===== design/flow/run.sh =====
#!/bin/bash
# the make line also repeats each setting of config.mk as NAME=value (left out here)
make -C /OpenROAD-flow-scripts/flow DESIGN_CONFIG=/design/flow/config.mk WORK_HOME=/design/flow/orfs CLKGATE_MAP_FILE= finish

===== design/flow/config.mk =====
export PLATFORM = sky130hd
export DESIGN_NAME = bitonic_top
export DESIGN_NICKNAME = bitonic_top
export VERILOG_FILES = /design/flow/design.v
export SDC_FILE = /design/flow/constraint.sdc
export NUM_CORES = 4
export LEC_CHECK = 0
export CAP_MARGIN = 20
export CORE_MARGIN = 8
export CORE_UTILIZATION = 68
export GPL_TIMING_DRIVEN = 0
export HOLD_SLACK_MARGIN = 0.26
export PLACE_DENSITY_LB_ADDON = 0.11
export SLEW_MARGIN = 20

===== design/flow/constraint.sdc =====
create_clock -name core_clock -period 3.0 [get_ports {clk}]
set_input_delay 0.6000 -clock core_clock [delete_from_list [all_inputs] [get_ports {clk}]]
set_output_delay 0.6000 -clock core_clock [all_outputs]
set_load 0.01 [all_outputs]

===== design/flow/design.v =====
module bitonic_comp #(parameter DATA_WIDTH = 8, POLARITY = 0)
(clk, reset, valid, A, B, H, L, done);
input clk;
input reset;
input valid;
input [DATA_WIDTH-1:0] A;
input [DATA_WIDTH-1:0] B;
output [DATA_WIDTH-1:0] H;
output [DATA_WIDTH-1:0] L;
output done;
reg [DATA_WIDTH-1:0] H_r;
reg [DATA_WIDTH-1:0] L_r;
reg done_r;
wire comp;
assign comp = A < B;
assign H = H_r;
assign L = L_r;
assign done = done_r;
always @(posedge clk) begin
	if(reset) begin
		H_r <= 0;
		L_r <= 0;
		done_r <= 0;
	end else if(valid) begin
		if(POLARITY) begin
			H_r <= comp ? B : A;
			L_r <= comp ? A : B;
		end else begin
			H_r <= comp ? A : B;
			L_r <= comp ? B : A;
		end
		done_r <= 1;
	end else begin
		H_r <= 0;
		L_r <= 0;
		done_r <= 0;
	end
end
endmodule
module bitonic_node #(parameter DATA_WIDTH = 8, NODE_ORDER = 1, NODE_DWIDTH = 8, POLARITY = 1)
(clk, reset, valid, data_in, done, data_out);
input clk;
input reset;
input valid;
input [NODE_DWIDTH-1:0] data_in;
output done;
output [NODE_DWIDTH-1:0] data_out;
localparam NUM_COMP = 2**(NODE_ORDER-1);
genvar i_comp;
wire [NUM_COMP-1:0] nodes_done;
assign done = &nodes_done;
generate for(i_comp = 0; i_comp < NUM_COMP; i_comp = i_comp + 1) begin : comp_gen
	wire [DATA_WIDTH-1:0] A;
	wire [DATA_WIDTH-1:0] B;
	wire [DATA_WIDTH-1:0] H;
	wire [DATA_WIDTH-1:0] L;
	assign A = data_in[DATA_WIDTH*(i_comp + 1)-1-:DATA_WIDTH];
	assign B = data_in[DATA_WIDTH*(i_comp + 1 + NUM_COMP)-1-:DATA_WIDTH];
	assign data_out[DATA_WIDTH*(i_comp + 1)-1-:DATA_WIDTH] = H;
	assign data_out[DATA_WIDTH*(i_comp + 1 + NUM_COMP)-1-:DATA_WIDTH] = L;
	bitonic_comp #(.DATA_WIDTH(DATA_WIDTH), .POLARITY(POLARITY)) comp_constr (.clk(clk), .reset(reset), .valid(valid), .A(A), .B(B), .H(H), .L(L), .done(nodes_done[i_comp]));
end endgenerate
endmodule
module bitonic_block
#(parameter DATA_WIDTH = 8, BLOCK_DEPTH = 1, POLARITY = 0)
(clk, reset, data_in, valid, done, data_out);
input clk;
input reset;
input [2**BLOCK_DEPTH*DATA_WIDTH-1:0] data_in;
input valid;
output done;
output [2**BLOCK_DEPTH*DATA_WIDTH-1:0] data_out;
localparam T_WIDTH = 2**BLOCK_DEPTH*DATA_WIDTH;
localparam STATE_NUMS = $clog2(BLOCK_DEPTH + 1);
wire [T_WIDTH-1:0] bstage_outs [BLOCK_DEPTH:0];
wire [BLOCK_DEPTH:0] bstage_ready;
assign bstage_outs[0] = data_in;
assign bstage_ready[0] = valid;
assign done = bstage_ready[BLOCK_DEPTH] == 1;
assign data_out = done ? bstage_outs[BLOCK_DEPTH] : 0;
genvar i_bstage;
genvar i_node;
generate for(i_bstage = 0; i_bstage < BLOCK_DEPTH; i_bstage = i_bstage + 1) begin : bstage_gen
	localparam n_nodes = 2**i_bstage;
	wire [n_nodes-1:0] nodes_ready;
	assign bstage_ready[i_bstage + 1] = &nodes_ready;
	for(i_node = 0; i_node < n_nodes; i_node = i_node + 1) begin : node_gen
		localparam NODE_DWIDTH = DATA_WIDTH * 2**(BLOCK_DEPTH - i_bstage);
		wire [NODE_DWIDTH-1:0] node_data_in;
		assign node_data_in = bstage_outs[i_bstage][NODE_DWIDTH*(i_node+1)-1-:NODE_DWIDTH];
		wire [NODE_DWIDTH-1:0] node_data_out;
		bitonic_node #(.DATA_WIDTH(DATA_WIDTH), .NODE_ORDER(BLOCK_DEPTH - i_bstage), .NODE_DWIDTH(NODE_DWIDTH), .POLARITY(POLARITY)) node_constr (.clk(clk), .reset(reset), .valid(bstage_ready[i_bstage]), .data_in(node_data_in), .done(nodes_ready[i_node]), .data_out(node_data_out));
		assign bstage_outs[i_bstage+1][NODE_DWIDTH*(i_node+1)-1-:NODE_DWIDTH] = node_data_out;
	end
end endgenerate
endmodule
module bitonic_top
#(parameter NUM_INPUT = 16, DATA_WIDTH = 8)
(clk, reset, data_in, valid, done, data_out);
input clk;
input reset;
input [NUM_INPUT * DATA_WIDTH - 1:0] data_in;
input valid;
output done;
output [NUM_INPUT * DATA_WIDTH - 1:0] data_out;
localparam STAGES = $clog2(NUM_INPUT);
localparam ALL_WIDTH = NUM_INPUT * DATA_WIDTH;
wire [ALL_WIDTH - 1:0] stage_data [STAGES:0];
wire [STAGES:0] stage_ready;
assign stage_data[0] = data_in;
assign stage_ready[0] = valid;
assign done = stage_ready[STAGES] == 1;
assign data_out = stage_data[STAGES];
genvar i_stage;
genvar i_block;
generate for(i_stage = 0; i_stage < STAGES; i_stage = i_stage + 1) begin : stages_gen
	localparam BLOCK_COUNT = NUM_INPUT/(2**(i_stage+1));
	localparam BLOCK_DWIDTH = DATA_WIDTH*2**(i_stage+1);
	localparam BLOCK_DEPTH = i_stage + 1;
	wire [BLOCK_COUNT - 1:0] blks_done;
	assign stage_ready[i_stage+1] = &blks_done;
	for(i_block = 0; i_block < BLOCK_COUNT; i_block = i_block + 1) begin
		wire [BLOCK_DWIDTH-1:0] block_in;
		wire [BLOCK_DWIDTH-1:0] block_out;
		assign block_in = stage_data[i_stage][BLOCK_DWIDTH*(i_block+1)-1-:BLOCK_DWIDTH];
		assign stage_data[i_stage+1][BLOCK_DWIDTH*(i_block+1)-1-:BLOCK_DWIDTH] = block_out;
		bitonic_block #(.DATA_WIDTH(DATA_WIDTH), .BLOCK_DEPTH(BLOCK_DEPTH), .POLARITY(i_block%2)) blk_const (.clk(clk), .reset(reset), .data_in(block_in), .data_out(block_out), .done(blks_done[i_block]), .valid(stage_ready[i_stage]));
	end
end endgenerate
endmodule

==> reports/metrics.csv, run 1 <==
stage,metric,value,unit
floorplanning,fp.coreArea,0.110,mm2
finish,n_fill_cell,7480,
final_timing,tightestPinTransition,1.23,ns
critical_path,critical_path_buf_inv_count,5,
power,p_sw_share,23.8,%
yosys,top_area_cell,dfxtp_1,
yosys,edf_count,0,
clocking,numCtsBuffers,121,
yosys,yosys-stat-cells,8527,
route,viasPerCell,6.91,
critical_path,crit_path_start_kind,register,
grt,antenna_found_initial,20,
yosys,netlist_area,0.0755,mm2
grt,gr-usage-all-layers,41.0,%
grt,grt_max_degree,18,
critical_path,r2r_slack,-0.07,ns
place,gp_congestion,1.17,
yosys,synth_area_per_cell,8.85,um2
final_timing,fmax,326,MHz
power,vdd_ir_drop_max,0.514,mV
yosys,ys.warnings.count,10,
critical_path,crit_slowest_cell,dfxtp_4,
place,dpl_cell_area,0.0799,mm2
power,clock_power_share,44.2,%
grt,gr-total-overflow,0,
route,wirelength,264,mm
floorplanning,die_y,349,um
critical_path,endpoint_kind,register,
route,drt_iter0_drc,8011,
place,dp_slack,-1.76,ns
finish,syn_to_final_growth,13.8,%
power,power.switching,8.70,mW
finish,nets,9655,
floorplanning,io_pins,260,
route,wire_per_inst,25.0,um
final_timing,worst_slack,-0.0708,ns
final_timing,hold_viol,0,
power,pwr-share-seq,47.8,%
final_timing,slew_headroom,17.7,%
yosys,fa_ha_area_share,9.29,%
route,dr_total_vias,73000,
yosys,mux_share,8.25,%
clocking,cts_num_sinks,1290,
yosys,synthTopCellsByCount,"1290 x dfxtp_1, 1199 x nand3_1, 600 x nand2_1",
critical_path,cp_cell_sequence,buf_12 -> clkbuf_16 -> clkbuf_16 -> buf_12 -> and2_1 -> ha_1 -> nand3_1 -> o211ai_1 -> o21ai_2 -> clkbuf_4 -> nand3_1 -> a21oi_1,
critical_path,critPathTopFamily,buffers and inverters,
yosys,ys_types,52,
critical_path,critical_path_class,register to register,
status,outcome,"complete, but fails checks",
yosys,ff_type,dfxtp_1,
critical_path,critPathArrivalTime,3.73,ns
clocking,clkLatencyLatePin,0.80,ns
final_timing,post-route-period-util,102,%
yosys,ys_area,0.0755,mm2
power,p_seq,17.5,mW
yosys,yosysMostFrequentCell,dfxtp_1,
critical_path,cpPeakStageDelay,0.37,ns
yosys,yosys_register_bits,1290,
yosys,xor_share,0,%
critical_path,crit_cells,12,
clocking,cts_tree,done,
clocking,cts-root-buf,clkbuf_16,
place,placedCellCount,10300,
critical_path,r2r_cells,12,
floorplanning,die_x,349,um
yosys,ys_seq_share,34.2,%
final_timing,clock_skew,0.0502,ns
yosys,ys_sh_simple,22.1,%
floorplanning,die_area,0.122,mm2
final_timing,finalMaxSlewViolations,0,
power,p_int,27.8,mW
final_timing,setup_viol,6,
yosys,aoi_share,18.8,%
yosys,async_flop_share,0,%
clocking,cts.clk_slew.worst_paths,0.06,ns
grt,grt_pass1_vias,70900,
finish,fin_util,77.8,%
route,ant_nets,0,
worst_hold_path,holdCritPathClass,register to register,
power,clock_power,16.1,mW
run,maxCapViolCount,0,
place,dpl.hpwl,199,mm
status,violatedChecks,negative setup slack,
critical_path,critPathMaxFanout,11,
clocking,htreeDepth,3,
clocking,clockBufferDepth,3,
power,power.group.top,sequential cells,
grt,grt_pass1_wl,399,mm
route,route.detailed.drc,0,
yosys,synth.net_count,9218,
yosys,synth_top_area_share,34.2,%
finish,fin_area,0.0858,mm2
finish,finalNonFillerCells,10600,
power,power_combinational,2.92,mW
power,combPwrFrac,8.0,%
route,drt-pass1-iter-count,8,
yosys,top_cells_by_area,"dfxtp_1 34%, ha_1 9.3%, nand3_1 8.0%",
yosys,syn_inst,8527,
floorplanning,initCoreUtil,68.4,%
final_timing,period_minus_slack,3.07,ns
power,pwr_density_cell,425,mW/mm2
place,io_buffers,258,
worst_hold_path,hold_depth,2,
power,power_leakage,30.7,nW
clocking,cts_hold_buffers,0,
run,warnings,28,
critical_path,cp_data_required_time,3.66,ns
floorplanning,rows,122,
yosys,logic_family,simple AND/OR/NAND/NOR gates,
==> routing by layer <==
metal	vias up	GRT usage, %	share of wire (%)
met1	33700	41.0	32
met3	1713	8.45	8.5
met5	-	0	0.022
met2	5055	68.5	46
met4	10	43.2	13
li1	32600	-	-
==> repair_timing <==
action,CTS,global route
resized,206,114
endpoints found under the setup margin,505,285
pin swaps,53,63
buffers inserted,14,41
gates cloned,0,1
==> metrics by stage <==
stage               TNS (ns)  hold slack (ns)  total power [mW]
floorplan                  0            0.453              19.6
global placement     -379.18            0.470              20.4
detailed placement   -407.67            0.478              20.5
CTS                        0            0.485              36.3
global route           -1.14            0.497              37.4
finish                -0.251            0.484              36.5
==> final cells by class <==
class	instances	area, um2	area share, %
well taps	1488	1860	2.17
clock inverters	46	671	0.781
repair buffers	314	3020	3.52
flip-flops and latches	1290	25800	30.1
multi-input cells	6102	45000	52.5
diodes	14	35.0	0.0408
plain buffers	711	4210	4.91
inverters	424	1590	1.85
clock buffers	175	3560	4.15
==> run 2: changes to the inputs <==
CAP_MARGIN = 10   (was 20)
CORE_MARGIN = 2   (was 8)
CORE_UTILIZATION = 72   (was 68)
CTS_CLUSTER_SIZE = 15   (was unset)
GPL_TIMING_DRIVEN = unset   (was 0)
HOLD_SLACK_MARGIN = unset   (was 0.26)
PLACE_DENSITY_LB_ADDON = unset   (was 0.11)
clock period = 2.43 ns   (was 3.0 ns; I/O delays follow)
==> reports/metrics.csv, run 2 <==
stage,metric,value,unit
status,outcome,"complete, but fails checks",
status,violatedChecks,negative setup slack,
yosys,mux_share,8.25,%
yosys,yosysMostFrequentCell,dfxtp_1,
critical_path,crit_slowest_cell,o21ai_0,
final_timing,setup_tns,-4.08,ns
place,dpl.hpwl,154,mm
floorplanning,fp.coreArea,0.104,mm2
grt,grt_pass1_vias,65500,
critical_path,critical_path_class,register to register,
yosys,synth.net_count,9218,
clocking,cts_num_sinks,1290,
final_timing,timing.hold.ws,0.405,ns
grt,grt_max_degree,66,
clocking,cts_tree,done,
route,viasPerCell,6.85,
finish,syn_to_final_growth,16.4,%
yosys,ys_types,52,
yosys,aoi_share,18.8,%
power,power_leakage,33.3,nW
worst_hold_path,hold_depth,3,
yosys,xor_share,0,%
yosys,edf_count,0,
finish,fin_area,0.0879,mm2
critical_path,cpPeakStageDelay,0.54,ns
finish,fin_util,84.7,%
power,vdd_ir_drop_max,0.572,mV
final_timing,slew_headroom,35.3,%
final_timing,setup_viol,44,
run,maxCapViolCount,0,
clocking,numCtsBuffers,135,
clocking,cts.clk_slew.worst_paths,0.07,ns
grt,grt_pass1_wl,346,mm
place,io_buffers,259,
worst_hold_path,min_from,data_in[127],
power,combPwrFrac,7.5,%
critical_path,r2r_slack,-0.29,ns
critical_path,endpoint_kind,register,
worst_hold_path,holdCritPathClass,primary input to register,
route,drt-pass1-iter-count,7,
final_timing,hold_viol,0,
yosys,ff_type,dfxtp_1,
route,ant_nets,0,
critical_path,cp_cell_sequence,buf_12 -> and2_1 -> ha_1 -> a21oi_1 -> o211ai_1 -> buf_4 -> o21a_2 -> o21ai_0 -> a21oi_1,
yosys,top_area_cell,dfxtp_1,
yosys,async_flop_share,0,%
floorplanning,die_y,328,um
yosys,netlist_area,0.0755,mm2
place,dpl_cell_area,0.0813,mm2
clocking,clkLatencyLatePin,0.79,ns
yosys,yosys-stat-cells,8527,
critical_path,critPathArrivalTime,3.35,ns
yosys,synth_top_area_share,34.2,%
yosys,ys_sh_simple,22.1,%
power,p_seq,21.6,mW
yosys,fa_ha_area_share,9.29,%
final_timing,grt_setup_unrepaired,true,
route,route.detailed.drc,0,
place,gp_congestion,0.967,
finish,seqCellArea,0.0258,mm2
critical_path,critPathMaxFanout,20,
floorplanning,io_pins,260,
finish,nets,9594,
grt,gr-usage-all-layers,39.3,%
floorplanning,die_x,328,um
power,clock_power,22.7,mW
power,pwr_density_cell,545,mW/mm2
power,power,47.9,mW
yosys,logic_family,simple AND/OR/NAND/NOR gates,
critical_path,crit_path_frequent_cell,a21oi_1,
finish,finalNonFillerCells,10400,
final_timing,tightestPinTransition,0.963,ns
power,p_sw_share,23.7,%
critical_path,cp_data_required_time,3.05,ns
finish,final-comb-area,0.0451,mm2
grt,gr-total-overflow,0,
power,clock_power_share,47.4,%
power,power.group.top,clock,
grt,antenna_found_initial,11,
route,wirelength,228,mm
critical_path,critical_path_buf_inv_count,2,
yosys,ys_seq_share,34.2,%
critical_path,crit_path_start_kind,register,
final_timing,clock_skew,0.0326,ns
critical_path,critPathTopFamily,AND-OR/OR-AND gates,
floorplanning,die_area,0.107,mm2
yosys,synthTopCellsByCount,"1290 x dfxtp_1, 1199 x nand3_1, 600 x nand2_1",
power,pwr-share-seq,45.1,%
yosys,synth_area_per_cell,8.85,um2
critical_path,r2r_cells,9,
yosys,ys_area,0.0755,mm2
yosys,yosys_register_bits,1290,
final_timing,fmax,367,MHz
yosys,top_cells_by_area,"dfxtp_1 34%, ha_1 9.3%, nand3_1 8.0%",
floorplanning,initCoreUtil,72.7,%
clocking,cts-root-buf,clkbuf_16,
finish,n_fill_cell,5877,
power,power.switching,11.4,mW
final_timing,worst_slack,-0.292,ns
critical_path,crit_cells,9,
final_timing,post-route-period-util,112,%
yosys,syn_inst,8527,
final_timing,period_minus_slack,2.72,ns
run,warnings,31,
route,dr_total_vias,71300,
clocking,clockBufferDepth,3,
route,drt_iter0_drc,8501,
power,power_combinational,3.59,mW
clocking,htreeDepth,4,
power,p_int,36.5,mW
yosys,ys.warnings.count,10,
final_timing,finalMaxSlewViolations,0,
place,placedCellCount,10100,
floorplanning,rows,118,
route,wire_per_inst,22.0,um
place,dp_slack,-0.343,ns
run 2: repair_timing:
| item | in CTS | in global routing |
|---|---|---|
| hold buffers | 0 | 0 |
| pin swaps | 10 | 106 |
| gates cloned | 8 | 23 |
| setup buffers | 4 | 52 |
| endpoints found under the setup margin | 155 | 293 |
| resized | 151 | 183 |
run 2: layout make-up:
cell class                 count  share of cell area, %
multi-input combinational   6121                   51.4
inverter                     424                   1.85
clock inverter                76                   1.27
antenna                        6                 0.0171
tap                         1380                   1.97
timing repair buffer         931                   9.78
sequential                  1290                   29.4
clock buffer                 171                   4.33
run 2: per-layer routing:
| metal | global-route usage, % | wire (um) |
|---|---|---|
| met5 | 0 | 66 |
| met4 | 25.9 | 18200 |
| met3 | 5.74 | 17900 |
| met2 | 67.7 | 109000 |
| met1 | 45.5 | 82900 |
==> run 3: changes to the inputs <==
CAP_MARGIN = 20   (was 10)
CELL_PAD_IN_SITES_DETAIL_PLACEMENT = 1   (was unset)
CELL_PAD_IN_SITES_GLOBAL_PLACEMENT = 3   (was unset)
CORE_MARGIN = 4   (was 2)
CORE_UTILIZATION = 40   (was 72)
CTS_CLUSTER_SIZE = 44   (was 15)
GPL_ROUTABILITY_DRIVEN = 0   (was unset)
GPL_TIMING_DRIVEN = 0   (was unset)
MIN_ROUTING_LAYER = met1   (was unset)
SETUP_SLACK_MARGIN = 0.72   (was unset)
TNS_END_PERCENT = 65   (was unset)
clock period = 3.0 ns   (was 2.43 ns; I/O delays follow)
==> reports/metrics.csv, run 3 <==
stage,metric,value,unit
finish,syn_to_final_growth,22.9,%
finish,n_fill_cell,21200,
final_timing,period_minus_slack,2.86,ns
yosys,top_area_cell,dfxtp_1,
yosys,yosysMostFrequentCell,dfxtp_1,
floorplanning,fp.coreArea,0.188,mm2
finish,seqCellArea,0.0258,mm2
final_timing,grt_setup_unrepaired,true,
finish,fin_util,49.4,%
critical_path,crit_slowest_cell,a21oi_1,
floorplanning,io_pins,260,
run,warnings,31,
final_timing,setup_viol,0,
final_timing,timing.hold.ws,0.466,ns
grt,antenna_found_initial,19,
route,wire_per_inst,25.7,um
final_timing,setup_tns,0,ns
yosys,ys.warnings.count,10,
yosys,yosys-stat-cells,8527,
yosys,yosys_register_bits,1290,
run,maxCapViolCount,0,
final_timing,fmax,350,MHz
power,power_combinational,3.38,mW
yosys,synthTopCellsByCount,"1290 x dfxtp_1, 1199 x nand3_1, 600 x nand2_1",
critical_path,cpPeakStageDelay,0.39,ns
critical_path,cp_data_required_time,3.67,ns
power,p_int,29.8,mW
yosys,xor_share,0,%
floorplanning,rows,159,
power,power,39.5,mW
finish,final-comb-area,0.0479,mm2
status,outcome,no timing/DRC/antenna violations,
critical_path,cp_cell_sequence,buf_12 -> clkbuf_16 -> clkbuf_16 -> buf_12 -> buf_8 -> buf_16 -> nand2_4 -> ha_4 -> and4bb_2 -> nor4_4 -> o21a_2 -> o21ai_0 -> a21oi_1,
yosys,ys_area,0.0755,mm2
yosys,mux_share,8.25,%
yosys,netlist_area,0.0755,mm2
power,combPwrFrac,8.6,%
place,io_buffers,258,
floorplanning,die_y,442,um
critical_path,crit_cells,13,
clocking,htreeDepth,4,
power,pwr_density_cell,425,mW/mm2
grt,grt_pass1_vias,72400,
critical_path,critical_path_buf_inv_count,6,
yosys,synth_area_per_cell,8.85,um2
power,power.group.top,clock,
yosys,ys_types,52,
route,drt_iter0_drc,3754,
grt,gr-usage-all-layers,29.4,%
final_timing,hold_viol,0,
final_timing,tightestPinTransition,1.15,ns
floorplanning,initCoreUtil,40.2,%
clocking,cts-root-buf,clkbuf_16,
final_timing,post-route-period-util,95.3,%
place,dpl.hpwl,236,mm
clocking,cts_hold_buffers,0,
route,dr_total_vias,70000,
power,vdd_ir_drop_max,0.475,mV
worst_hold_path,holdCritPathClass,register to register,
yosys,ff_type,dfxtp_1,
power,clock_power,18.6,mW
clocking,cts.clk_slew.worst_paths,0.06,ns
grt,grt_max_degree,17,
yosys,ys_seq_share,34.2,%
power,power_leakage,33.6,nW
critical_path,critPathMaxFanout,7,
final_timing,slew_headroom,23.0,%
critical_path,critical_path_class,register to register,
route,viasPerCell,5.96,
yosys,ys_sh_simple,22.1,%
clocking,clockBufferDepth,3,
yosys,synth.net_count,9218,
route,route.detailed.drc,0,
yosys,syn_inst,8527,
route,ant_nets,0,
power,power.switching,9.65,mW
route,wirelength,302,mm
yosys,top_cells_by_area,"dfxtp_1 34%, ha_1 9.3%, nand3_1 8.0%",
yosys,logic_family,simple AND/OR/NAND/NOR gates,
critical_path,critPathArrivalTime,3.53,ns
yosys,async_flop_share,0,%
power,p_seq,17.5,mW
critical_path,crit_path_start_kind,register,
clocking,clkLatencyLatePin,0.82,ns
clocking,cts_tree,done,
route,drt-pass1-iter-count,6,
floorplanning,die_area,0.196,mm2
floorplanning,die_x,442,um
critical_path,r2r_slack,0.14,ns
critical_path,endpoint_kind,register,
finish,nets,9824,
grt,grt_pass1_wl,451,mm
power,pwr-share-seq,44.4,%
clocking,numCtsBuffers,144,
final_timing,clock_skew,0.0259,ns
critical_path,r2r_cells,13,
power,clock_power_share,47.1,%
yosys,edf_count,0,
yosys,aoi_share,18.8,%
final_timing,finalMaxSlewViolations,0,
grt,gr-total-overflow,0,
yosys,fa_ha_area_share,9.29,%
power,p_sw_share,24.5,%
yosys,synth_top_area_share,34.2,%
worst_hold_path,hold_depth,2,
clocking,cts_num_sinks,1290,
critical_path,critPathTopFamily,buffers and inverters,
[run 3: stage by stage]
| step | area (um2) | instances | worst slack [ns] |
|---|---|---|---|
| after floorplan | 75900 | 8527 | 0.684 |
| after global placement | 81600 | 11300 | -1.13 |
| after detailed placement | 81600 | 11300 | -1.21 |
| after CTS | 89800 | 11700 | 0.209 |
| after global routing | 92700 | 11700 | 0.0909 |
| final | 92800 | 11800 | 0.141 |
[run 3: final cells by class]
class / count / share of cell area, %
Multi-Input combinational cell: 6102 / 51.6
Clock inverter: 72 / 1.10
Timing Repair Buffer: 460 / 4.91
Tap cell: 2495 / 3.37
Clock buffer: 192 / 4.37
Inverter: 424 / 1.72
Antenna cell: 6 / 0.0162
Buffer: 711 / 5.02
Sequential cell: 1290 / 27.9
[run 3: timing repair]
action	in CTS	in global routing
resized	638	504
cloned	19	20
pin swaps	144	176
setup endpoints to repair	790	1073
setup buffers	96	67
[run 3: layer usage]
layer	wire length (um)	GRT usage, %	part of all wire, %	vias to the layer above
li1	-	-	-	32900
met1	110000	30.5	36	34100
met2	155000	54.4	51	2076
met3	10800	3.91	3.6	893
met4	26600	20.9	8.8	18
met5	121	0	0.040	-
==> run 4: changes to the inputs <==
CELL_PAD_IN_SITES_DETAIL_PLACEMENT = unset   (was 1)
CELL_PAD_IN_SITES_GLOBAL_PLACEMENT = unset   (was 3)
CORE_MARGIN = 8   (was 4)
CORE_UTILIZATION = 68   (was 40)
CTS_CLUSTER_SIZE = unset   (was 44)
GPL_ROUTABILITY_DRIVEN = unset   (was 0)
GPL_TIMING_DRIVEN = unset   (was 0)
HOLD_SLACK_MARGIN = 0.26   (was unset)
MIN_ROUTING_LAYER = unset   (was met1)
SETUP_SLACK_MARGIN = 0.85   (was 0.72)
TNS_END_PERCENT = unset   (was 65)
==> reports/metrics.csv, run 4 <==
stage,metric,value,unit
place,dpl_cell_area,0.0801,mm2
final_timing,fmax,316,MHz
yosys,netlist_area,0.0755,mm2
critical_path,endpoint_kind,register,
clocking,numCtsBuffers,135,
yosys,top_cells_by_area,"dfxtp_1 34%, ha_1 9.3%, nand3_1 8.0%",
critical_path,cp_data_required_time,3.62,ns
yosys,synth_area_per_cell,8.85,um2
grt,gr-usage-all-layers,39.0,%
final_timing,grt_setup_unrepaired,true,
final_timing,clock_skew,0.0494,ns
clocking,cts_num_sinks,1290,
final_timing,tightestPinTransition,1.31,ns
yosys,syn_inst,8527,
critical_path,crit_path_frequent_cell,a21oi_1,
floorplanning,io_pins,260,
critical_path,critPathTopFamily,AND-OR/OR-AND gates,
clocking,clockBufferDepth,3,
place,io_buffers,259,
critical_path,critical_path_buf_inv_count,1,
critical_path,r2r_cells,7,
route,viasPerCell,7.11,
floorplanning,rows,122,
power,p_sw_share,25.2,%
status,violatedChecks,negative setup slack,
power,power_combinational,3.86,mW
power,p_int,29.0,mW
power,clock_power_share,44.9,%
power,p_seq,17.5,mW
clocking,htreeDepth,4,
yosys,ys_types,52,
yosys,edf_count,0,
floorplanning,die_area,0.122,mm2
yosys,async_flop_share,0,%
route,drt_iter0_drc,9695,
final_timing,hold_viol,0,
final_timing,period_minus_slack,3.16,ns
yosys,logic_family,simple AND/OR/NAND/NOR gates,
status,outcome,"complete, but fails checks",
route,wirelength,274,mm
floorplanning,die_y,349,um
finish,fin_area,0.0953,mm2
yosys,aoi_share,18.8,%
yosys,ys_area,0.0755,mm2
place,dp_slack,-0.0410,ns
floorplanning,die_x,349,um
floorplanning,fp.coreArea,0.110,mm2
critical_path,crit_slowest_cell,a21oi_1,
critical_path,cpPeakStageDelay,0.84,ns
critical_path,critical_path_class,register to register,
grt,grt_max_degree,130,
place,dpl.hpwl,150,mm
final_timing,setup_viol,16,
yosys,fa_ha_area_share,9.29,%
place,gp_congestion,0.954,
finish,finalNonFillerCells,10600,
yosys,xor_share,0,%
grt,grt_pass1_vias,70200,
final_timing,finalMaxSlewViolations,0,
critical_path,critPathMaxFanout,11,
power,pwr_density_cell,407,mW/mm2
yosys,yosys_register_bits,1290,
clocking,cts.clk_slew.worst_paths,0.06,ns
yosys,synthTopCellsByCount,"1290 x dfxtp_1, 1199 x nand3_1, 600 x nand2_1",
power,vdd_ir_drop_max,0.553,mV
run,maxCapViolCount,0,
worst_hold_path,holdCritPathClass,primary input to register,
yosys,ys.warnings.count,10,
final_timing,post-route-period-util,105,%
yosys,synth_top_area_share,34.2,%
finish,fin_util,86.3,%
power,power.switching,9.77,mW
power,pwr-share-seq,45.2,%
floorplanning,initCoreUtil,68.4,%
power,combPwrFrac,9.9,%
worst_hold_path,hold_depth,3,
route,route.detailed.drc,0,
finish,syn_to_final_growth,26.3,%
power,power,38.8,mW
route,drt-pass1-iter-count,11,
grt,antenna_found_initial,34,
final_timing,worst_slack,-0.160,ns
clocking,clkLatencyLatePin,0.80,ns
grt,gr-total-overflow,0,
critical_path,crit_cells,7,
final_timing,slew_headroom,10.1,%
finish,nets,9701,
critical_path,crit_path_start_kind,register,
power,clock_power,17.4,mW
yosys,top_area_cell,dfxtp_1,
place,placedCellCount,9877,
clocking,cts_tree,done,
yosys,ff_type,dfxtp_1,
route,dr_total_vias,75500,
yosys,yosysMostFrequentCell,dfxtp_1,
run,warnings,41,
yosys,ys_sh_simple,22.1,%
yosys,yosys-stat-cells,8527,
worst_hold_path,min_from,data_in[93],
power,power.group.top,sequential cells,
clocking,cts-root-buf,clkbuf_16,
route,wire_per_inst,25.8,um
power,power_leakage,35.4,nW
yosys,ys_seq_share,34.2,%
route,ant_nets,0,
critical_path,r2r_slack,-0.16,ns
yosys,synth.net_count,9218,
critical_path,cp_cell_sequence,inv_1 -> ha_1 -> a21oi_1 -> o21ai_0 -> a21oi_1 -> o211ai_4 -> mux2i_1,
critical_path,critPathArrivalTime,3.78,ns
yosys,mux_share,8.25,%
grt,grt_pass1_wl,389,mm
final_timing,timing.hold.ws,0.427,ns
final_timing,setup_tns,-1.04,ns
-- run 4: routing by layer --
metal	share of wire, %	track usage [%]	routed length (um)	vias to the layer above
li1	-	-	-	32800
met1	34	44.6	94500	35200
met2	44	63.1	121000	5502
met3	11	9.48	29900	1988
met4	10	29.5	28300	34
met5	0.12	0	326	-
-- run 4: final cells by class --
class | instances | area (um2)
repair inverters | 1 | 7.51
multi-input cells | 6127 | 50600
diodes | 16 | 40.0
clock inverters | 51 | 554
flip-flops and latches | 1290 | 26000
clock buffers | 192 | 3980
fillers | 5588 | 15100
well taps | 1488 | 1860
inverters | 424 | 1810
repair buffers | 1031 | 10500
-- run 4: what timing repair did --
action / CTS / global route
resized: 1460 / 431
endpoints found under the setup margin: 918 / 1009
setup buffers: 379 / 35
pin swaps: 527 / 69
cloned: 58 / 12
hold buffers: 0 / 0
==> run 5: changes to the inputs <==
CAP_MARGIN = 35   (was 20)
CORE_MARGIN = 2   (was 8)
CORE_UTILIZATION = 72   (was 68)
CTS_CLUSTER_DIAMETER = 397   (was unset)
CTS_CLUSTER_SIZE = 51   (was unset)
HOLD_SLACK_MARGIN = unset   (was 0.26)
PLACE_DENSITY_LB_ADDON = 0.0   (was unset)
SETUP_SLACK_MARGIN = 0.2   (was 0.85)
SLEW_MARGIN = 5   (was 20)
clock period = 0.661 ns   (was 3.0 ns; I/O delays follow)
==> reports/metrics.csv, run 5 <==
stage,metric,value,unit
yosys,synth.net_count,9218,
clocking,htreeDepth,1,
place,placedCellCount,11600,
status,outcome,stopped before the end,
yosys,netlist_area,0.0755,mm2
floorplanning,io_pins,260,
yosys,edf_count,0,
yosys,ys_types,52,
yosys,synthTopCellsByCount,"1290 x dfxtp_1, 1199 x nand3_1, 600 x nand2_1",
place,gp_congestion,0.988,
floorplanning,rows,118,
place,dpl_cell_area,0.0942,mm2
yosys,top_area_cell,dfxtp_1,
yosys,logic_family,simple AND/OR/NAND/NOR gates,
grt,gr-total-overflow,216,
status,haltStage,global routing,
yosys,ff_type,dfxtp_1,
clocking,clockBufferDepth,3,
place,dpl.hpwl,189,mm
yosys,yosys-stat-cells,8527,
yosys,syn_inst,8527,
grt,gr-usage-all-layers,78.4,%
yosys,ys_sh_simple,22.1,%
yosys,yosysMostFrequentCell,dfxtp_1,
yosys,synth_top_area_share,34.2,%
yosys,fa_ha_area_share,9.29,%
yosys,aoi_share,18.8,%
yosys,synth_area_per_cell,8.85,um2
yosys,ys_area,0.0755,mm2
place,io_buffers,259,
floorplanning,initCoreUtil,72.7,%
floorplanning,die_x,328,um
yosys,mux_share,8.25,%
yosys,top_cells_by_area,"dfxtp_1 34%, ha_1 9.3%, nand3_1 8.0%",
floorplanning,fp.coreArea,0.104,mm2
clocking,cts-root-buf,clkbuf_16,
floorplanning,die_area,0.107,mm2
yosys,yosys_register_bits,1290,
yosys,ys_seq_share,34.2,%
clocking,cts_hold_buffers,0,
clocking,cts_num_sinks,1290,
yosys,ys.warnings.count,10,
floorplanning,die_y,328,um
yosys,async_flop_share,0,%
status,tool.error,[ERROR GRT-0232] Routing congestion too high. Check the congestion heatmap in the GUI.,
yosys,xor_share,0,%
clocking,numCtsBuffers,29,
-- run 5: metrics by stage --
step	setup TNS [ns]	power [mW]	worst slack, ns
after detailed placement	-1985.50	95.9	-1.94
after floorplan	-1684.30	89.6	-1.62
after global placement	-1870.04	95.0	-1.74
after CTS	-1991.87	127	-1.72
-- run 5: what timing repair did --
| item | 4_1_cts |
|---|---|
| pin swaps | 138 |
| gates cloned | 18 |
| setup endpoints to repair | 1419 |
| gates resized | 313 |
| buffers inserted | 59 |
-- run 5: layer usage --
| layer | track usage [%] | overflow |
|---|---|---|
| met5 | 43.9 | 1 |
| met1 | 75.4 | 2 |
| met3 | 65.9 | 22 |
| met4 | 79.8 | 93 |
| met2 | 94.6 | 98 |
==> run 6: changes to the inputs <==
ABC_AREA = 1   (was unset)
CAP_MARGIN = 40   (was 35)
CTS_CLUSTER_DIAMETER = 213   (was 397)
CTS_CLUSTER_SIZE = 15   (was 51)
PLACE_DENSITY_LB_ADDON = unset   (was 0.0)
SETUP_SLACK_MARGIN = unset   (was 0.2)
SLEW_MARGIN = 20   (was 5)
TNS_END_PERCENT = 80   (was unset)
clock period = 1.57 ns   (was 0.661 ns; I/O delays follow)
==> reports/metrics.csv, run 6 <==
stage,metric,value,unit
place,dp_slack,-0.603,ns
worst_hold_path,holdCritPathClass,primary input to register,
run,maxCapViolCount,0,
floorplanning,fp.coreArea,0.0966,mm2
yosys,syn_inst,10600,
final_timing,hold_viol,0,
clocking,cts_tree,done,
final_timing,clock_skew,0.0304,ns
route,wire_per_inst,18.3,um
final_timing,fmax,385,MHz
route,drt-met1-wl,78.9,mm
power,power.group.top,sequential cells,
critical_path,crit_path_start_kind,register,
yosys,xor_share,0,%
grt,gr-usage-all-layers,40.9,%
finish,seqCellArea,0.0258,mm2
power,p_sw_share,26.4,%
yosys,top_area_cell,dfxtp_1,
critical_path,critPathTopFamily,simple AND/OR/NAND/NOR gates,
yosys,edf_count,0,
route,drt-pass1-iter-count,22,
route,wirelength,237,mm
yosys,ys_seq_share,36.9,%
power,pwr_density_cell,742,mW/mm2
yosys,ys_area,0.0700,mm2
finish,n_fill_cell,4140,
clocking,htreeDepth,3,
critical_path,r2r_slack,-1.03,ns
yosys,ys_types,20,
yosys,yosys-stat-cells,10600,
route,viasPerCell,5.88,
critical_path,cp_cell_sequence,inv_1 -> ha_1 -> nand2_1 -> nor2_1 -> nand2_1 -> buf_12 -> nand3_1 -> nand2_1 -> nor2_1,
finish,final-comb-area,0.0384,mm2
clocking,cts-root-buf,clkbuf_16,
route,routed.top_layer,met5,
final_timing,period_minus_slack,2.60,ns
yosys,logic_family,simple AND/OR/NAND/NOR gates,
clocking,cts.clk_slew.worst_paths,0.07,ns
yosys,aoi_share,11.8,%
final_timing,grt_setup_unrepaired,true,
grt,grt_pass1_wl,334,mm
power,combPwrFrac,14.9,%
yosys,synth.net_count,11200,
finish,syn_to_final_growth,26.6,%
grt,grt_max_degree,65,
clocking,clockBufferDepth,3,
power,power_leakage,39.8,nW
clocking,numCtsBuffers,95,
yosys,async_flop_share,0,%
floorplanning,io_pins,260,
critical_path,crit_slowest_cell,nor2_1,
final_timing,slew_headroom,45.5,%
floorplanning,die_x,316,um
route,wl_met3,22.5,mm
yosys,synth_top_area_share,36.9,%
yosys,yosys_register_bits,1290,
yosys,ys_sh_simple,30.0,%
clocking,cts_num_sinks,1290,
yosys,fa_ha_area_share,10.0,%
floorplanning,die_y,316,um
yosys,ys.warnings.count,10,
yosys,yosysMostFrequentCell,nand2_1,
critical_path,r2r_cells,9,
yosys,top_cells_by_area,"dfxtp_1 37%, nand2_1 13%, ha_1 10%",
final_timing,post-route-period-util,166,%
power,p_seq,33.6,mW
place,gp_congestion,1.05,
finish,fin_util,91.7,%
route,ant_nets,0,
floorplanning,die_area,0.0997,mm2
route,wl_met2,110,mm
route,route.detailed.drc,0,
grt,antenna_found_initial,11,
critical_path,critical_path_class,register to register,
power,p_int,48.4,mW
power,clock_power,22.4,mW
critical_path,critical_path_buf_inv_count,2,
floorplanning,initCoreUtil,72.5,%
route,drt_iter0_drc,9083,
worst_hold_path,min_from,valid,
yosys,netlist_area,0.0700,mm2
yosys,synthTopCellsByCount,"2452 x nand2_1, 1542 x nor2_1, 1377 x inv_1",
power,power_combinational,9.76,mW
run,warnings,32,
clocking,clkLatencyLatePin,0.72,ns
grt,grt_pass1_vias,68900,
critical_path,crit_cells,9,
status,outcome,"complete, but fails checks",
critical_path,critPathArrivalTime,3.19,ns
status,violatedChecks,negative setup slack,
worst_hold_path,hold_depth,3,
critical_path,endpoint_kind,register,
yosys,mux_share,0,%
yosys,ff_type,dfxtp_1,
grt,gr-total-overflow,0,
place,dpl.hpwl,153,mm
power,clock_power_share,34.1,%
critical_path,cp_data_required_time,2.16,ns
final_timing,tightestPinTransition,0.814,ns
floorplanning,rows,114,
yosys,synth_area_per_cell,6.63,um2
finish,nets,12300,
final_timing,finalMaxSlewViolations,0,
critical_path,crit_path_frequent_cell,nand2_1,
final_timing,setup_tns,-407.74,ns
critical_path,cpPeakStageDelay,0.39,ns
power,vdd_ir_drop_max,0.809,mV
final_timing,setup_viol,1273,
critical_path,critPathMaxFanout,32,
place,io_buffers,259,
power,pwr-share-seq,51.1,%
final_timing,worst_slack,-1.03,ns
route,dr_total_vias,76000,
power,power.switching,17.3,mW
## run 6: area by class of cell
class                      instances  area share, %
inverter                        1377           5.83
antenna                            4         0.0113
timing repair buffer            1609           17.0
clock inverter                     6         0.0975
clock buffer                     100           2.73
multi-input combinational       7259           43.3
sequential                      1290           29.2
tap                             1276           1.80
## run 6: through the flow
stage          total power [mW]  hold slack (ns)  instances  instance area [um2]
2_1_floorplan              40.4            0.446      10600                71900
3_3_place_gp               43.0            0.457      12800                84800
3_5_place_dp               43.5            0.465      12800                84800
4_1_cts                    65.2            0.211      12900                87200
5_1_grt                    67.8            0.267      12900                88600
6_report                   65.7            0.232      12900                88600
## run 6: metal layers
layer  track usage (%)  vias to the layer above
met1              42.5                    34000
li1                  -                    35300
met3              6.99                     1670
met5                 0                        -
met4              33.6                       14
met2              72.4                     4927
## run 6: what timing repair did
item                                    in CTS  in global routing
endpoints found under the setup margin    1260               1295
gates cloned                                 2                 17
resized                                    171                643
hold buffers                                 0                  0
pin swaps                                    0                  9
setup buffers                                2                 19
==> run 7: changes to the inputs <==
ABC_AREA = unset   (was 1)
CAP_MARGIN = 20   (was 40)
CORE_MARGIN = 8   (was 2)
CORE_UTILIZATION = 68   (was 72)
CTS_CLUSTER_DIAMETER = 42   (was 213)
CTS_CLUSTER_SIZE = 14   (was 15)
GPL_TIMING_DRIVEN = 1   (was unset)
HOLD_SLACK_MARGIN = -0.05   (was unset)
PLACE_DENSITY_LB_ADDON = 0.11   (was unset)
SLEW_MARGIN = 25   (was 20)
TNS_END_PERCENT = unset   (was 80)
clock period = 3.0 ns   (was 1.57 ns; I/O delays follow)
==> reports/metrics.csv, run 7 <==
stage,metric,value,unit
yosys,top_area_cell,dfxtp_1,
yosys,logic_family,simple AND/OR/NAND/NOR gates,
yosys,synth_area_per_cell,8.85,um2
yosys,ys_sh_simple,22.1,%
yosys,yosysMostFrequentCell,dfxtp_1,
yosys,ys_area,0.0755,mm2
yosys,ys_types,52,
route,dr_total_vias,66200,
critical_path,crit_cells,3,
critical_path,crit_path_start_kind,register,
final_timing,period_minus_slack,2.81,ns
power,power,38.8,mW
route,ant_nets,0,
final_timing,timing.hold.ws,0.469,ns
clocking,numCtsBuffers,154,
critical_path,critical_path_buf_inv_count,2,
grt,top_usage_layer,met2,
yosys,mux_share,8.25,%
power,power.switching,9.32,mW
power,p_int,29.5,mW
power,vdd_ir_drop_max,0.533,mV
clocking,clockBufferDepth,3,
yosys,syn_inst,8527,
critical_path,critical_path_class,register to output port,
finish,syn_to_final_growth,11.4,%
clocking,cts-root-buf,clkbuf_16,
route,drt_iter0_drc,5865,
status,outcome,no timing/DRC/antenna violations,
critical_path,crit_slowest_cell,clkdlybuf4s50_1,
route,route.detailed.drc,0,
floorplanning,rows,122,
critical_path,r2r_slack,0.23,ns
clocking,clkLatencyLatePin,0.76,ns
final_timing,tightestPinTransition,1.02,ns
place,io_buffers,259,
place,dpl.hpwl,150,mm
critical_path,endpoint,data_out[24],
floorplanning,initCoreUtil,68.4,%
power,power_combinational,2.47,mW
critical_path,critPathTopFamily,buffers and inverters,
final_timing,setup_viol,0,
place,dp_slack,0.0350,ns
power,clock_power,18.8,mW
yosys,synth_top_area_share,34.2,%
grt,gr-usage-all-layers,31.5,%
grt,antenna_found_initial,1,
clocking,cts.clk_slew.worst_paths,0.06,ns
power,clock_power_share,48.6,%
route,wire_per_inst,20.0,um
yosys,synth.net_count,9218,
critical_path,cp_data_required_time,2.40,ns
route,drt-pass1-iter-count,13,
yosys,aoi_share,18.8,%
power,p_seq,17.5,mW
critical_path,critPathMaxFanout,65,
clocking,cts_tree,done,
grt,gr-total-overflow,0,
finish,nets,9220,
final_timing,setup_tns,0,ns
grt,grt_max_degree,88,
critical_path,cpPeakStageDelay,0.59,ns
yosys,ys_seq_share,34.2,%
yosys,async_flop_share,0,%
yosys,xor_share,0,%
floorplanning,io_pins,260,
yosys,yosys_register_bits,1290,
yosys,edf_count,0,
floorplanning,die_y,349,um
final_timing,post-route-period-util,93.7,%
final_timing,worst_slack,0.189,ns
worst_hold_path,holdCritPathClass,register to register,
critical_path,endpoint_kind,output port,
route,antenna_cells,0,
final_timing,fmax,356,MHz
grt,grt_use_met3,4.31,%
run,maxCapViolCount,0,
power,power_leakage,30.4,nW
grt,gr-usage-met1,37.4,%
clocking,htreeDepth,4,
power,pwr-share-seq,45.1,%
route,viasPerCell,6.53,
run,warnings,27,
power,combPwrFrac,6.4,%
critical_path,critPathArrivalTime,2.21,ns
power,power.group.top,clock,
yosys,ys.warnings.count,10,
grt,gr-usage-met2,53.2,%
critical_path,cp_cell_sequence,buf_4 -> and2_1 -> clkdlybuf4s50_1,
yosys,yosys-stat-cells,8527,
yosys,fa_ha_area_share,9.29,%
yosys,top_cells_by_area,"dfxtp_1 34%, ha_1 9.3%, nand3_1 8.0%",
final_timing,hold_viol,0,
route,wirelength,202,mm
grt,grt_pass1_wl,321,mm
power,p_sw_share,24.0,%
floorplanning,die_area,0.122,mm2
clocking,cts_hold_buffers,0,
critical_path,r2r_cells,8,
clocking,cts_num_sinks,1290,
grt,grt_pass1_vias,61700,
worst_hold_path,hold_depth,2,
final_timing,grt_setup_unrepaired,false,
power,pwr_density_cell,462,mW/mm2
final_timing,clock_skew,0.0285,ns
place,gp_congestion,0.957,
floorplanning,die_x,349,um
final_timing,finalMaxSlewViolations,0,
yosys,ff_type,dfxtp_1,
clocking,cts_setup_buffers,0,
yosys,synthTopCellsByCount,"1290 x dfxtp_1, 1199 x nand3_1, 600 x nand2_1",
floorplanning,fp.coreArea,0.110,mm2
finish,n_fill_cell,8005,
yosys,netlist_area,0.0755,mm2
final_timing,slew_headroom,32.1,%
run 7: area by class of cell:
cell class              count  area, um2  area share [%]
clock buffers             186       4220            5.03
clock inverters            93       1030            1.23
inverters                 424       1620            1.93
flip-flops and latches   1290      25800            30.7
repair buffers            557       5290            6.30
well taps                1488       1860            2.22
multi-input cells        6102      44200            52.6
run 7: routing by layer:
layer	share of wire [%]	routed length, um
met1	39	79900
met2	47	95800
met3	6.0	12200
met4	7.2	14600
met5	0.0040	8
run 7: per-stage QoR:
step	instance area [um2]	utilization, %	cells
floorplan	75500	-	8527
global placement	78800	71.4	9861
detailed placement	78800	71.4	9861
CTS	84000	76.1	10100
global route	84000	76.2	10100
finish	84000	76.2	10100
run 7: repair_timing:
action / CTS / global route
endpoints found under the hold margin: 0 / 0
endpoints found under the setup margin: 0 / 2
gates resized: 0 / 1
==> run 8: changes to the inputs <==
CAP_MARGIN = 15   (was 20)
CORE_MARGIN = 2   (was 8)
CORE_UTILIZATION = 72   (was 68)
CTS_CLUSTER_DIAMETER = 358   (was 42)
CTS_CLUSTER_SIZE = unset   (was 14)
GPL_TIMING_DRIVEN = unset   (was 1)
HOLD_SLACK_MARGIN = -0.06   (was -0.05)
PLACE_DENSITY_LB_ADDON = unset   (was 0.11)
SETUP_SLACK_MARGIN = -0.17   (was unset)
SLEW_MARGIN = 20   (was 25)
TNS_END_PERCENT = 80   (was unset)
clock period = 2.31 ns   (was 3.0 ns; I/O delays follow)
==> reports/metrics.csv, run 8 <==
stage,metric,value,unit
finish,syn_to_final_growth,17.1,%
finish,seqCellArea,0.0258,mm2
power,power.group.top,sequential cells,
clocking,cts_num_sinks,1290,
yosys,top_cells_by_area,"dfxtp_1 34%, ha_1 9.3%, nand3_1 8.0%",
final_timing,finalMaxSlewViolations,0,
final_timing,grt_setup_unrepaired,true,
yosys,ys_area,0.0755,mm2
final_timing,setup_viol,408,
yosys,syn_inst,8527,
yosys,yosys_register_bits,1290,
place,io_buffers,259,
grt,grt_pass1_wl,350,mm
critical_path,critPathTopFamily,AND-OR/OR-AND gates,
route,route.detailed.drc,0,
route,wirelength,225,mm
floorplanning,initCoreUtil,72.7,%
clocking,cts_hold_buffers,0,
power,pwr_density_cell,553,mW/mm2
yosys,fa_ha_area_share,9.29,%
critical_path,crit_path_start_kind,register,
floorplanning,fp.coreArea,0.104,mm2
clocking,clkLatencyLatePin,0.77,ns
grt,grt_pass1_vias,66900,
floorplanning,die_y,328,um
clocking,cts.clk_slew.worst_paths,0.07,ns
critical_path,critPathMaxFanout,15,
power,p_seq,22.7,mW
place,gp_congestion,1.01,
route,wire_per_inst,21.3,um
power,clock_power_share,45.7,%
floorplanning,io_pins,260,
critical_path,r2r_cells,10,
yosys,ys_sh_simple,22.1,%
final_timing,slew_headroom,33.9,%
clocking,clockBufferDepth,3,
final_timing,post-route-period-util,110,%
final_timing,worst_slack,-0.231,ns
yosys,aoi_share,18.8,%
place,dp_slack,-0.455,ns
final_timing,fmax,394,MHz
yosys,netlist_area,0.0755,mm2
grt,grt_max_degree,74,
worst_hold_path,holdCritPathClass,primary input to register,
finish,nets,9746,
power,power_combinational,3.81,mW
yosys,logic_family,simple AND/OR/NAND/NOR gates,
critical_path,endpoint_kind,register,
yosys,ys_types,52,
clocking,cts_tree,done,
power,p_sw_share,23.8,%
critical_path,crit_slowest_cell,dfxtp_4,
power,vdd_ir_drop_max,0.627,mV
route,drt-pass1-iter-count,7,
run,warnings,31,
power,power.switching,11.6,mW
worst_hold_path,hold_depth,3,
clocking,cts-root-buf,clkbuf_16,
critical_path,crit_cells,10,
grt,antenna_found_initial,5,
yosys,edf_count,0,
final_timing,tightestPinTransition,0.991,ns
route,viasPerCell,6.77,
worst_hold_path,min_from,data_in[31],
power,power,48.9,mW
status,outcome,"complete, but fails checks",
yosys,synth.net_count,9218,
critical_path,critical_path_buf_inv_count,3,
yosys,xor_share,0,%
route,ant_nets,0,
final_timing,timing.hold.ws,0.378,ns
yosys,ys_seq_share,34.2,%
critical_path,r2r_slack,-0.23,ns
final_timing,clock_skew,0.0206,ns
status,violatedChecks,negative setup slack,
power,pwr-share-seq,46.5,%
clocking,htreeDepth,4,
place,dpl.hpwl,159,mm
yosys,synthTopCellsByCount,"1290 x dfxtp_1, 1199 x nand3_1, 600 x nand2_1",
yosys,yosysMostFrequentCell,dfxtp_1,
yosys,synth_top_area_share,34.2,%
final_timing,period_minus_slack,2.54,ns
final_timing,hold_viol,0,
critical_path,cp_cell_sequence,buf_12 -> buf_6 -> and2_4 -> ha_1 -> a21oi_1 -> o211ai_1 -> o21a_2 -> buf_4 -> o21ai_0 -> a21oi_2,
yosys,yosys-stat-cells,8527,
power,clock_power,22.3,mW
route,dr_total_vias,71300,
floorplanning,die_x,328,um
yosys,async_flop_share,0,%
yosys,synth_area_per_cell,8.85,um2
critical_path,critPathArrivalTime,3.18,ns
floorplanning,rows,118,
floorplanning,die_area,0.107,mm2
critical_path,critical_path_class,register to register,
yosys,ys.warnings.count,10,
power,p_int,37.2,mW
grt,gr-usage-all-layers,39.7,%
route,drt_iter0_drc,8096,
critical_path,cp_data_required_time,2.95,ns
yosys,mux_share,8.25,%
critical_path,cpPeakStageDelay,0.49,ns
run,maxCapViolCount,0,
final_timing,setup_tns,-23.18,ns
yosys,top_area_cell,dfxtp_1,
yosys,ff_type,dfxtp_1,
power,combPwrFrac,7.8,%
clocking,numCtsBuffers,134,
finish,final-comb-area,0.0447,mm2
finish,n_fill_cell,5962,
grt,gr-total-overflow,0,
power,power_leakage,33.8,nW
run 8: layer usage:
layer	vias to the layer above	global-route usage (%)	part of all wire, %
met4	8	27.5	7.8
met1	33400	45.3	37
met2	4077	68.0	48
met5	-	0	0.020
li1	32800	-	-
met3	1054	6.38	7.6
run 8: area by class of cell:
cell class                 count  share of cell area (%)
inverter                     424                    1.84
multi-input combinational   6112                    50.6
clock inverter                71                   0.895
clock buffer                 171                    4.28
sequential                  1290                    29.3
tap                         1380                    1.95
timing repair buffer        1093                    11.2
antenna                        3                 0.00850
run 8: timing repair:
action / CTS / global route
pin swaps: 0 / 50
gates cloned: 3 / 16
gates resized: 136 / 106
buffers inserted: 2 / 26
setup endpoints to repair: 135 / 235
run 8: through the flow:
stage          utilization, %  std cells  instance area, um2
5_1_grt                  85.1      10500               88300
6_report                 85.1      10500               88300
2_1_floorplan               -       8527               75500
3_3_place_gp             79.9      10300               82900
3_5_place_dp             79.9      10300               82900
4_1_cts                  84.3      10500               87500
==> run 9: changes to the inputs <==
CAP_MARGIN = 20   (was 15)
CTS_CLUSTER_DIAMETER = unset   (was 358)
CTS_CLUSTER_SIZE = 35   (was unset)
HOLD_SLACK_MARGIN = unset   (was -0.06)
SETUP_SLACK_MARGIN = unset   (was -0.17)
TNS_END_PERCENT = unset   (was 80)
clock period = 2.12 ns   (was 2.31 ns; I/O delays follow)
==> reports/metrics.csv, run 9 <==
stage,metric,value,unit
critical_path,cp_cell_sequence,buf_12 -> nand2_1 -> ha_4 -> nand3_2 -> o211ai_1 -> o21a_2 -> o21ai_1 -> a21oi_2 -> buf_6,
route,viasPerCell,7.08,
place,gp_congestion,1.00,
route,dr_total_vias,77400,
place,io_buffers,259,
run,warnings,33,
power,power.switching,13.2,mW
yosys,mux_share,8.25,%
floorplanning,die_x,328,um
power,clock_power_share,46.1,%
critical_path,critPathTopFamily,AND-OR/OR-AND gates,
power,vdd_ir_drop_max,0.784,mV
yosys,ys.warnings.count,10,
yosys,edf_count,0,
yosys,top_cells_by_area,"dfxtp_1 34%, ha_1 9.3%, nand3_1 8.0%",
critical_path,crit_slowest_cell,a21oi_2,
final_timing,finalMaxSlewViolations,0,
place,dp_slack,-0.625,ns
yosys,top_area_cell,dfxtp_1,
yosys,ys_types,52,
clocking,htreeDepth,4,
yosys,aoi_share,18.8,%
yosys,syn_inst,8527,
power,pwr_density_cell,580,mW/mm2
grt,grt_pass1_vias,71600,
worst_hold_path,hold_depth,4,
yosys,yosys_register_bits,1290,
power,p_int,41.4,mW
yosys,xor_share,0,%
route,drt_iter0_drc,10400,
critical_path,endpoint_kind,register,
grt,gr-usage-all-layers,43.7,%
critical_path,critPathArrivalTime,3.83,ns
critical_path,critPathMaxFanout,25,
yosys,async_flop_share,0,%
power,power_leakage,36.3,nW
clocking,cts_tree,done,
final_timing,setup_tns,-146.65,ns
critical_path,cp_data_required_time,2.83,ns
final_timing,clock_skew,0.0254,ns
power,clock_power,25.2,mW
critical_path,cpPeakStageDelay,0.61,ns
place,dpl_cell_area,0.0866,mm2
final_timing,hold_viol,0,
power,p_seq,24.8,mW
final_timing,tightestPinTransition,1.11,ns
power,power,54.6,mW
floorplanning,fp.coreArea,0.104,mm2
route,ant_nets,0,
critical_path,crit_cells,9,
floorplanning,io_pins,260,
final_timing,fmax,321,MHz
critical_path,r2r_cells,9,
worst_hold_path,min_from,data_in[27],
yosys,ys_area,0.0755,mm2
yosys,yosys-stat-cells,8527,
yosys,ys_sh_simple,22.1,%
yosys,netlist_area,0.0755,mm2
finish,syn_to_final_growth,24.6,%
final_timing,slew_headroom,25.5,%
route,route.detailed.drc,0,
yosys,logic_family,simple AND/OR/NAND/NOR gates,
clocking,cts.clk_slew.worst_paths,0.06,ns
power,power_combinational,4.63,mW
floorplanning,rows,118,
status,violatedChecks,negative setup slack,
critical_path,critical_path_buf_inv_count,2,
yosys,synth_top_area_share,34.2,%
yosys,yosysMostFrequentCell,dfxtp_1,
floorplanning,die_area,0.107,mm2
yosys,synth.net_count,9218,
power,p_sw_share,24.2,%
finish,nets,10100,
yosys,fa_ha_area_share,9.29,%
place,dpl.hpwl,165,mm
clocking,cts-root-buf,clkbuf_16,
clocking,clockBufferDepth,3,
critical_path,r2r_slack,-1.0,ns
clocking,numCtsBuffers,132,
final_timing,grt_setup_unrepaired,true,
route,drt-pass1-iter-count,15,
final_timing,post-route-period-util,147,%
clocking,clkLatencyLatePin,0.79,ns
worst_hold_path,holdCritPathClass,primary input to register,
run,maxCapViolCount,0,
finish,n_fill_cell,4487,
yosys,ff_type,dfxtp_1,
finish,fin_area,0.0940,mm2
status,outcome,"complete, but fails checks",
final_timing,period_minus_slack,3.12,ns
grt,antenna_found_initial,29,
power,pwr-share-seq,45.4,%
critical_path,crit_path_start_kind,register,
yosys,ys_seq_share,34.2,%
yosys,synth_area_per_cell,8.85,um2
final_timing,setup_viol,847,
grt,grt_max_degree,76,
power,power.group.top,clock,
critical_path,critical_path_class,register to register,
power,combPwrFrac,8.5,%
yosys,synthTopCellsByCount,"1290 x dfxtp_1, 1199 x nand3_1, 600 x nand2_1",
clocking,cts_num_sinks,1290,
route,wirelength,266,mm
grt,grt_pass1_wl,382,mm
route,wire_per_inst,24.3,um
finish,fin_util,90.6,%
grt,gr-total-overflow,0,
floorplanning,die_y,328,um
final_timing,worst_slack,-0.997,ns
floorplanning,initCoreUtil,72.7,%
run 9: per-layer routing:
layer / GRT usage, % / wire length (um) / vias up
li1: - / - / 33600
met1: 48.5 / 88600 / 35900
met2: 74.1 / 121000 / 5884
met3: 8.78 / 29400 / 2020
met4: 33.1 / 26600 / 32
met5: 0.311 / 201 / -
run 9: what timing repair did:
item | in CTS | in global routing
gates resized | 575 | 245
setup buffers | 22 | 36
endpoints found under the setup margin | 740 | 902
gates cloned | 14 | 14
pin swaps | 48 | 95
hold buffers | 0 | 0
run 9: area by class of cell:
class / count / area (um2) / share of cell area [%]
Clock buffer: 170 / 3780 / 4.02
Sequential cell: 1290 / 25800 / 27.5
Inverter: 424 / 1620 / 1.73
Tap cell: 1380 / 1730 / 1.84
Antenna cell: 8 / 20.0 / 0.0213
Timing Repair Buffer: 1485 / 13600 / 14.5
Multi-Input combinational cell: 6108 / 46500 / 49.4
Clock inverter: 70 / 891 / 0.947
run 9: stage by stage:
step / instances / hold WS [ns]
2_1_floorplan: 8527 / 0.453
3_3_place_gp: 10600 / 0.472
3_5_place_dp: 10600 / 0.476
4_1_cts: 10900 / 0.383
5_1_grt: 10900 / 0.429
6_report: 10900 / 0.398
==> run 10: changes to the inputs <==
CORE_UTILIZATION = 66   (was 72)
CTS_CLUSTER_SIZE = unset   (was 35)
clock period = 2.45 ns   (was 2.12 ns; I/O delays follow)
==> reports/metrics.csv, run 10 <==
stage,metric,value,unit
yosys,ys_seq_share,34.2,%
finish,finalNonFillerCells,10600,
yosys,synth_top_area_share,34.2,%
final_timing,hold_viol,0,
final_timing,finalMaxSlewViolations,0,
yosys,yosysMostFrequentCell,dfxtp_1,
final_timing,slew_headroom,33.0,%
final_timing,clock_skew,0.0194,ns
yosys,yosys_register_bits,1290,
critical_path,critPathMaxFanout,9,
final_timing,post-route-period-util,102,%
yosys,synth.net_count,9218,
floorplanning,initCoreUtil,66.3,%
critical_path,crit_path_start_kind,register,
critical_path,critical_path_buf_inv_count,5,
worst_hold_path,min_from,data_in[31],
floorplanning,die_x,342,um
route,viasPerCell,6.48,
power,clock_power_share,46.0,%
finish,final-comb-area,0.0452,mm2
status,violatedChecks,negative setup slack,
clocking,clockBufferDepth,3,
run,maxCapViolCount,0,
place,placedCellCount,10300,
grt,gr-total-overflow,0,
yosys,edf_count,0,
finish,fin_area,0.0885,mm2
critical_path,crit_slowest_cell,dfxtp_4,
final_timing,grt_setup_unrepaired,true,
yosys,ys.warnings.count,10,
grt,gr-usage-all-layers,34.1,%
finish,seqCellArea,0.0258,mm2
clocking,htreeDepth,4,
clocking,cts.clk_slew.worst_paths,0.06,ns
final_timing,setup_viol,18,
status,outcome,"complete, but fails checks",
yosys,netlist_area,0.0755,mm2
finish,n_fill_cell,7955,
power,clock_power,21.2,mW
floorplanning,io_pins,260,
clocking,clkLatencyLatePin,0.76,ns
yosys,synth_area_per_cell,8.85,um2
yosys,ys_types,52,
clocking,cts_hold_buffers,0,
worst_hold_path,holdCritPathClass,primary input to register,
critical_path,crit_path_frequent_cell,buf_4,
floorplanning,fp.coreArea,0.114,mm2
final_timing,setup_tns,-0.346,ns
yosys,fa_ha_area_share,9.29,%
clocking,cts-root-buf,clkbuf_16,
power,power.switching,10.8,mW
final_timing,fmax,399,MHz
route,drt_iter0_drc,5871,
final_timing,tightestPinTransition,1.00,ns
power,combPwrFrac,7.5,%
power,power.group.top,sequential cells,
critical_path,cp_cell_sequence,buf_12 -> buf_4 -> buf_8 -> nand2_1 -> ha_2 -> and4bb_2 -> nor4_4 -> o21a_1 -> o21ai_0 -> buf_4 -> a21oi_2 -> buf_4,
power,power,46.1,mW
place,io_buffers,259,
yosys,top_area_cell,dfxtp_1,
critical_path,critPathArrivalTime,3.19,ns
finish,nets,9677,
route,ant_nets,0,
place,dp_slack,-0.326,ns
clocking,numCtsBuffers,136,
yosys,ys_area,0.0755,mm2
grt,grt_pass1_wl,328,mm
clocking,cts_num_sinks,1290,
yosys,mux_share,8.25,%
critical_path,endpoint_kind,register,
critical_path,critPathTopFamily,buffers and inverters,
final_timing,worst_slack,-0.0558,ns
power,vdd_ir_drop_max,0.689,mV
yosys,top_cells_by_area,"dfxtp_1 34%, ha_1 9.3%, nand3_1 8.0%",
route,drt-pass1-iter-count,6,
place,dpl_cell_area,0.0821,mm2
floorplanning,die_y,342,um
power,pwr-share-seq,46.5,%
critical_path,critical_path_class,register to register,
yosys,logic_family,simple AND/OR/NAND/NOR gates,
route,route.detailed.drc,0,
yosys,aoi_share,18.8,%
power,p_seq,21.4,mW
power,p_int,35.3,mW
critical_path,r2r_slack,-0.06,ns
route,antenna_cells,0,
route,wire_per_inst,20.2,um
power,power_leakage,33.6,nW
place,gp_congestion,0.963,
finish,fin_util,77.7,%
grt,antenna_found_initial,0,
yosys,yosys-stat-cells,8527,
power,p_sw_share,23.3,%
route,dr_total_vias,68700,
yosys,ys_sh_simple,22.1,%
critical_path,crit_cells,12,
critical_path,cpPeakStageDelay,0.40,ns
clocking,cts_tree,done,
final_timing,period_minus_slack,2.51,ns
finish,syn_to_final_growth,17.3,%
power,power_combinational,3.46,mW
critical_path,cp_data_required_time,3.14,ns
yosys,syn_inst,8527,
grt,grt_max_degree,75,
yosys,synthTopCellsByCount,"1290 x dfxtp_1, 1199 x nand3_1, 600 x nand2_1",
worst_hold_path,hold_depth,3,
floorplanning,die_area,0.117,mm2
yosys,xor_share,0,%
grt,grt_pass1_vias,62600,
critical_path,r2r_cells,12,
final_timing,timing.hold.ws,0.417,ns
power,pwr_density_cell,520,mW/mm2
yosys,async_flop_share,0,%
place,dpl.hpwl,155,mm
floorplanning,rows,124,
route,wirelength,214,mm
yosys,ff_type,dfxtp_1,
run,warnings,30,
==> run 10: layout make-up <==
class	instances	share of cell area, %
repair buffers	1018	10.5
clock buffers	175	4.25
multi-input cells	6116	51.1
flip-flops and latches	1290	29.2
inverters	424	1.84
clock inverters	67	0.945
well taps	1512	2.14
==> run 10: what timing repair did <==
action | in CTS | in global routing
endpoints found under the setup margin | 156 | 261
pin swaps | 6 | 113
buffers inserted | 10 | 49
resized | 148 | 207
endpoints found under the hold margin | 0 | 0
cloned | 5 | 24
==> run 10: per-layer routing <==
layer / GRT usage, % / wire, um / vias to the layer above
li1: - / - / 32700
met1: 41.0 / 83700 / 32600
met2: 58.8 / 103000 / 2839
met3: 3.96 / 12800 / 658
met4: 20.0 / 13900 / 0
met5: 0 / 0 / -
Power and IR drop assume default switching activity.
